==> inputs of sierra <==
==> flow/design.v <==
module  CONV(
	input				clk,
	input				rst_n,
	input 				mode,
	input       		in_valid,
	output reg			out_valid,
	output 		[13:0] 	AWADDR,
	output		 [7:0] 	AWLEN,
	output 				AWVALID,
	input 				AWREADY,
	output reg  [31:0]	WDATA,
	output 				WVALID,
	input 				WREADY,
	output 		[13:0] 	ARADDR,
	output 		 [7:0] 	ARLEN,
	output 				ARVALID,
	input 				ARREADY,
	input		[31:0] 	RDATA,
	input 				RVALID,
	output reg			RREADY
);
localparam WEIGHT1 	= 20'hABC2E;
localparam WEIGHT2 	= 20'hB52E2;
localparam WEIGHT3 	= 20'hAF5C4;
localparam WEIGHT4 	= 20'hE5518;
localparam WEIGHT5 	= 20'h71650;
localparam WEIGHT6 	= 20'hA938B;
localparam WEIGHT7 	= 20'h5251F;
localparam WEIGHT8 	= 20'h7DFC0;
localparam WEIGHT9 	= 20'hEB885;
localparam BIAS 	= 16'h1310;
localparam IDLE 	= 4'd0;
localparam CONV_K1 	= 4'd1;
localparam CONV_K2 	= 4'd2;
localparam CONV_K3 	= 4'd3;
localparam CONV_K4 	= 4'd4;
localparam CONV_K5 	= 4'd5;
localparam CONV_K6 	= 4'd6;
localparam CONV_K7 	= 4'd7;
localparam CONV_K8 	= 4'd8;
localparam CONV_K9 	= 4'd9;
localparam RELU 	= 4'd10;
localparam MUL 		= 4'd11;
localparam READ 	= 4'd12;
localparam WRITE_L0 = 4'd13;
localparam POOL 	= 4'd14;
localparam WRITE_L1 = 4'd15;
reg  		 [3:0] 	state_r, state_w, state_tmp;
reg  		 [5:0]	cnt_x, cnt_y;
reg					mode_;
wire 			 	is_up, is_down, is_left, is_right;
wire 				skip_mul;
wire 		[11:0] 	P1, P2, P3, P4, P5, P6, P7, P8, P9;
wire 		[15:0]  data_in;
wire 		[19:0] 	weight;
reg  signed	[35:0] 	product;
reg 				mul_fin;
reg  signed [36:0]	conv_result;
wire 		[31:0]	relu_result;
reg 		[31:0] 	max_pool_result;
wire 				update_mp_result;
assign is_up 	= (cnt_y == 6'd0  || (cnt_y == 6'd1  && mode_));
assign is_down 	= (cnt_y == 6'd63 || (cnt_y == 6'd62 && mode_));
assign is_left 	= (cnt_x == 6'd0  || (cnt_x == 6'd1  && mode_));
assign is_right = (cnt_x == 6'd63 || (cnt_x == 6'd62 && mode_));
assign skip_mul   = (state_tmp == CONV_K1 && (is_up || is_left)) 	||
					(state_tmp == CONV_K2 && (is_up))				||
					(state_tmp == CONV_K3 && (is_up || is_right)) 	||
					(state_tmp == CONV_K4 && (is_left))				||
					(state_tmp == CONV_K6 && (is_right)) 			||
					(state_tmp == CONV_K7 && (is_down || is_left)) 	||
					(state_tmp == CONV_K8 && (is_down)) 			||
					(state_tmp == CONV_K9 && (is_down || is_right));
assign P1 = (mode_ == 1'b0) ? {cnt_y, cnt_x} - 7'd65 : {cnt_y, cnt_x} - 8'd130;
assign P2 = (mode_ == 1'b0) ? {cnt_y, cnt_x} - 7'd64 : {cnt_y, cnt_x} - 8'd128;
assign P3 = (mode_ == 1'b0) ? {cnt_y, cnt_x} - 6'd63 : {cnt_y, cnt_x} - 7'd126;
assign P4 = (mode_ == 1'b0) ? {cnt_y, cnt_x} - 1'd1  : {cnt_y, cnt_x} - 2'd2  ;
assign P5 = (mode_ == 1'b0) ? {cnt_y, cnt_x}		 : {cnt_y, cnt_x}         ;
assign P6 = (mode_ == 1'b0) ? {cnt_y, cnt_x} + 1'd1	 : {cnt_y, cnt_x} + 2'd2  ;
assign P7 = (mode_ == 1'b0) ? {cnt_y, cnt_x} + 6'd63 : {cnt_y, cnt_x} + 7'd126;
assign P8 = (mode_ == 1'b0) ? {cnt_y, cnt_x} + 7'd64 : {cnt_y, cnt_x} + 8'd128;
assign P9 = (mode_ == 1'b0) ? {cnt_y, cnt_x} + 7'd65 : {cnt_y, cnt_x} + 8'd130;
assign data_in = RDATA[31:16];
assign weight = (state_tmp == CONV_K1) ? WEIGHT1 :
				(state_tmp == CONV_K2) ? WEIGHT2 :
				(state_tmp == CONV_K3) ? WEIGHT3 :
				(state_tmp == CONV_K4) ? WEIGHT4 :
				(state_tmp == CONV_K5) ? WEIGHT5 :
				(state_tmp == CONV_K6) ? WEIGHT6 :
				(state_tmp == CONV_K7) ? WEIGHT7 :
				(state_tmp == CONV_K8) ? WEIGHT8 :
				(state_tmp == CONV_K9) ? WEIGHT9 : 20'd0;
assign ARADDR = (state_tmp == CONV_K1) ? P1 :
				(state_tmp == CONV_K2) ? P2 :
				(state_tmp == CONV_K3) ? P3 :
				(state_tmp == CONV_K4) ? P4 :
				(state_tmp == CONV_K5) ? P5 :
				(state_tmp == CONV_K6) ? P6 :
				(state_tmp == CONV_K7) ? P7 :
				(state_tmp == CONV_K8) ? P8 :
				(state_tmp == CONV_K9) ? P9 : 14'd0;
assign ARLEN = 8'd0;
assign ARVALID = (state_r == READ) && (~skip_mul) && (state_tmp != RELU);
assign AWADDR = (state_r == POOL) ? {4'b1000, cnt_y[5:1], cnt_x[5:1]} : {1'b1, cnt_y, cnt_x};
assign AWLEN = 8'd0;
assign AWVALID = (state_r == RELU || state_r == POOL);
assign WVALID = (state_r == WRITE_L0 || state_r == WRITE_L1);
assign relu_result = (conv_result[36]) ? 32'd0 : conv_result[31:0];
assign update_mp_result = ((WDATA > max_pool_result) && WVALID);
always @(*) begin
	case(state_r)
		IDLE: 		state_w = (in_valid) ? READ : IDLE;
		READ: 		state_w = (ARREADY && ~skip_mul) ? state_tmp : READ;
		CONV_K1: 	state_w = (skip_mul) ? READ : ((RVALID) ? MUL : CONV_K1); 
		CONV_K2: 	state_w = (skip_mul) ? READ : ((RVALID) ? MUL : CONV_K2);
		CONV_K3: 	state_w = (skip_mul) ? READ : ((RVALID) ? MUL : CONV_K3);
		CONV_K4: 	state_w = (skip_mul) ? READ : ((RVALID) ? MUL : CONV_K4);
		CONV_K5: 	state_w = (skip_mul) ? READ : ((RVALID) ? MUL : CONV_K5);
		CONV_K6: 	state_w = (skip_mul) ? READ : ((RVALID) ? MUL : CONV_K6);
		CONV_K7: 	state_w = (skip_mul) ? READ : ((RVALID) ? MUL : CONV_K7);
		CONV_K8: 	state_w = (skip_mul) ? READ : ((RVALID) ? MUL : CONV_K8);
		CONV_K9: 	state_w = (skip_mul) ? RELU : ((RVALID) ? MUL : CONV_K9);
		MUL: 		state_w = (state_tmp == CONV_K9) ? RELU : READ;
		RELU: 		state_w = (AWREADY) ? WRITE_L0 : RELU;
		WRITE_L0: 	state_w = (WREADY) ? ((cnt_x[0] && cnt_y[0]) ? POOL : READ) : WRITE_L0;
		POOL: 		state_w = (AWREADY) ? WRITE_L1 : POOL;
		WRITE_L1: 	state_w = (WREADY) ? ((cnt_x[5:1] == 5'd31 && cnt_y[5:1] == 5'd31) ? IDLE : READ) : WRITE_L1;
	endcase
end
always @(posedge clk or negedge rst_n) begin
	if (!rst_n)	state_r <= IDLE;
	else 		state_r <= state_w;
end
always @(posedge clk or negedge rst_n) begin
	if (!rst_n)								state_tmp <= CONV_K1;
	else if (state_r == RELU)				state_tmp <= CONV_K1;
	else if (state_r == MUL) 				state_tmp <= state_tmp + 4'd1;
	else if (state_r == READ && skip_mul) 	state_tmp <= state_tmp + 4'd1;
end
always @(posedge clk or negedge rst_n) begin
	if (!rst_n)	begin
		cnt_x <= 6'd0;
		cnt_y <= 6'd0;
	end
	else if (state_r == WRITE_L0 && WREADY) begin
		cnt_x <= {cnt_x[5:1], cnt_x[0] + 1'd1};
		cnt_y <= (cnt_x[0]) ? {cnt_y[5:1], cnt_y[0] + 1'd1} : cnt_y;
	end
	else if (state_r == WRITE_L1 && WREADY) begin
		cnt_x <= {cnt_x[5:1] + 5'd1, cnt_x[0]};
		cnt_y <= (cnt_x[5:1] == 5'd31) ? {cnt_y[5:1] + 1'd1, cnt_y[0]} : cnt_y;
	end
end
always @(posedge clk or negedge rst_n) begin
	if (!rst_n)			RREADY <= 1'b0;
	else if (ARVALID)	RREADY <= 1'b1;
	else if (RVALID) 	RREADY <= 1'b0;
end
always @(posedge clk or negedge rst_n) begin
	if (!rst_n)					product <= 36'd0;
	else if (state_w == MUL)	product <= $signed(data_in) * $signed(weight);
end
always @(posedge clk or negedge rst_n) begin
	if (!rst_n)					mul_fin <= 1'b0;
	else if (state_w == MUL) 	mul_fin <= 1'b1;
	else 						mul_fin <= 1'b0;
end
always @(posedge clk or negedge rst_n) begin
	if (!rst_n)					conv_result <= BIAS;
	else if (WVALID && WREADY) 	conv_result <= BIAS;
	else if (mul_fin) 			conv_result <= conv_result + product;
end
always @(posedge clk or negedge rst_n) begin
	if (!rst_n)								max_pool_result <= 32'd0;
	else if (state_r == WRITE_L1 && WREADY) max_pool_result <= 32'd0;
	else if (update_mp_result) 				max_pool_result <= WDATA;
end
always @(posedge clk or negedge rst_n) begin
	if (!rst_n)						WDATA <= 32'd0;
	else if (state_w == WRITE_L0)	WDATA <= relu_result;
	else if (state_w == WRITE_L1)	WDATA <= max_pool_result;
	else 							WDATA <= WDATA;
end
always @(posedge clk or negedge rst_n) begin
	if (!rst_n)							out_valid <= 1'b0;
	else if (WREADY && state_w == IDLE) out_valid <= 1'b1;
	else 								out_valid <= 1'b0;
end
always @(posedge clk or negedge rst_n) begin
	if (!rst_n)			mode_ <= 1'b0;
	else if (in_valid) 	mode_ <= mode;
	else 				mode_ <= mode_;
end
endmodule
==> flow/run.sh <==
#!/bin/bash
# the make line also repeats each setting of config.mk as NAME=value (left out here)
make -C /OpenROAD-flow-scripts/flow DESIGN_CONFIG=/design/flow/config.mk WORK_HOME=/design/flow/orfs CLKGATE_MAP_FILE= finish
==> flow/config.mk <==
export PLATFORM = sky130hd
export DESIGN_NAME = CONV
export DESIGN_NICKNAME = CONV
export VERILOG_FILES = /design/flow/design.v
export SDC_FILE = /design/flow/constraint.sdc
export NUM_CORES = 4
export LEC_CHECK = 0
export CAP_MARGIN = 20
export CELL_PAD_IN_SITES_DETAIL_PLACEMENT = 1
export CELL_PAD_IN_SITES_GLOBAL_PLACEMENT = 2
export CORE_MARGIN = 6
export CORE_UTILIZATION = 65
export CTS_CLUSTER_SIZE = 30
export GPL_ROUTABILITY_DRIVEN = 0
export GPL_TIMING_DRIVEN = 0
export HOLD_SLACK_MARGIN = 0.24
export MIN_ROUTING_LAYER = met2
export PLACE_DENSITY = 0.78
export SETUP_SLACK_MARGIN = 2.06
export SLEW_MARGIN = 20
export TNS_END_PERCENT = 10
==> flow/constraint.sdc <==
create_clock -name core_clock -period 7.93 [get_ports {clk}]
set_input_delay 1.5860 -clock core_clock [delete_from_list [all_inputs] [get_ports {clk}]]
set_output_delay 1.5860 -clock core_clock [all_outputs]
set_load 0.01 [all_outputs]
==> harbor (differences from sierra) <==
==> flow/config.mk (replaced) <==
export PLATFORM = sky130hd
export DESIGN_NAME = CONV
export DESIGN_NICKNAME = CONV
export VERILOG_FILES = /design/flow/design.v
export SDC_FILE = /design/flow/constraint.sdc
export NUM_CORES = 4
export LEC_CHECK = 0
export CAP_MARGIN = 20
export CORE_MARGIN = 2
export CORE_UTILIZATION = 40
export SLEW_MARGIN = 20
==> flow/constraint.sdc (replaced) <==
create_clock -name core_clock -period 5.86 [get_ports {clk}]
set_input_delay 1.1720 -clock core_clock [delete_from_list [all_inputs] [get_ports {clk}]]
set_output_delay 1.1720 -clock core_clock [all_outputs]
set_load 0.01 [all_outputs]
==> results <==
| metric | harbor | sierra |
|---|---|---|
| Die Outline Area | 62400 um^2 | 42000 um^2 |
| Die W | 250 um | 205 um |
| # rows | 90 | 70 |
| Area fraction in full adders, half adders and majority gates | 35.7% | 35.7% |
| Standard cell core area | 60000 um^2 | 36600 um^2 |
| Post-Syn Area | 24200 um^2 | 24200 um^2 |
| Synth Area in Compound Gates | 15.3% | 15.3% |
| Most frequent cell after synthesis | sky130_fd_sc_hd__inv_1 | sky130_fd_sc_hd__inv_1 |
| Post-synth tally of flip-flops with integrated enable | 0 | 0 |
| Cell variety after synth | 80 | 80 |
| Prevailing post-synth register cell | sky130_fd_sc_hd__dfrtp_1 | sky130_fd_sc_hd__dfrtp_1 |
| Number of synthesized register bits | 161 | 161 |
| Die boundary height | 250 um | 205 um |
| Sequential fraction of the synthesis area | 16.7% | 16.7% |
| Initial core utilization | 40.3% | 66.0% |
| Syn avg cell area | 8.39 um^2 | 8.39 um^2 |
| XOR/XNOR Fraction of Synth Area | 3.55% | 3.55% |
| Cell accounting for the most synthesized area | sky130_fd_sc_hd__fa_1 | sky130_fd_sc_hd__fa_1 |
| Top cell type's share of synthesized area | 26.4% | 26.4% |
| Number of instances in the synthesized netlist | 2882 | 2882 |
| Ys Warns | 1 | 1 |
| Outcome | failed layout checks | did not finish |
| Last stage reached | - | global placement without I/O (3_1_place_gp_skip_io) |
| Violated checks | negative setup slack | - |
| Mux frac, synth | 1.42% | 1.42% |
| # Cells Yosys | 2882 | 2882 |
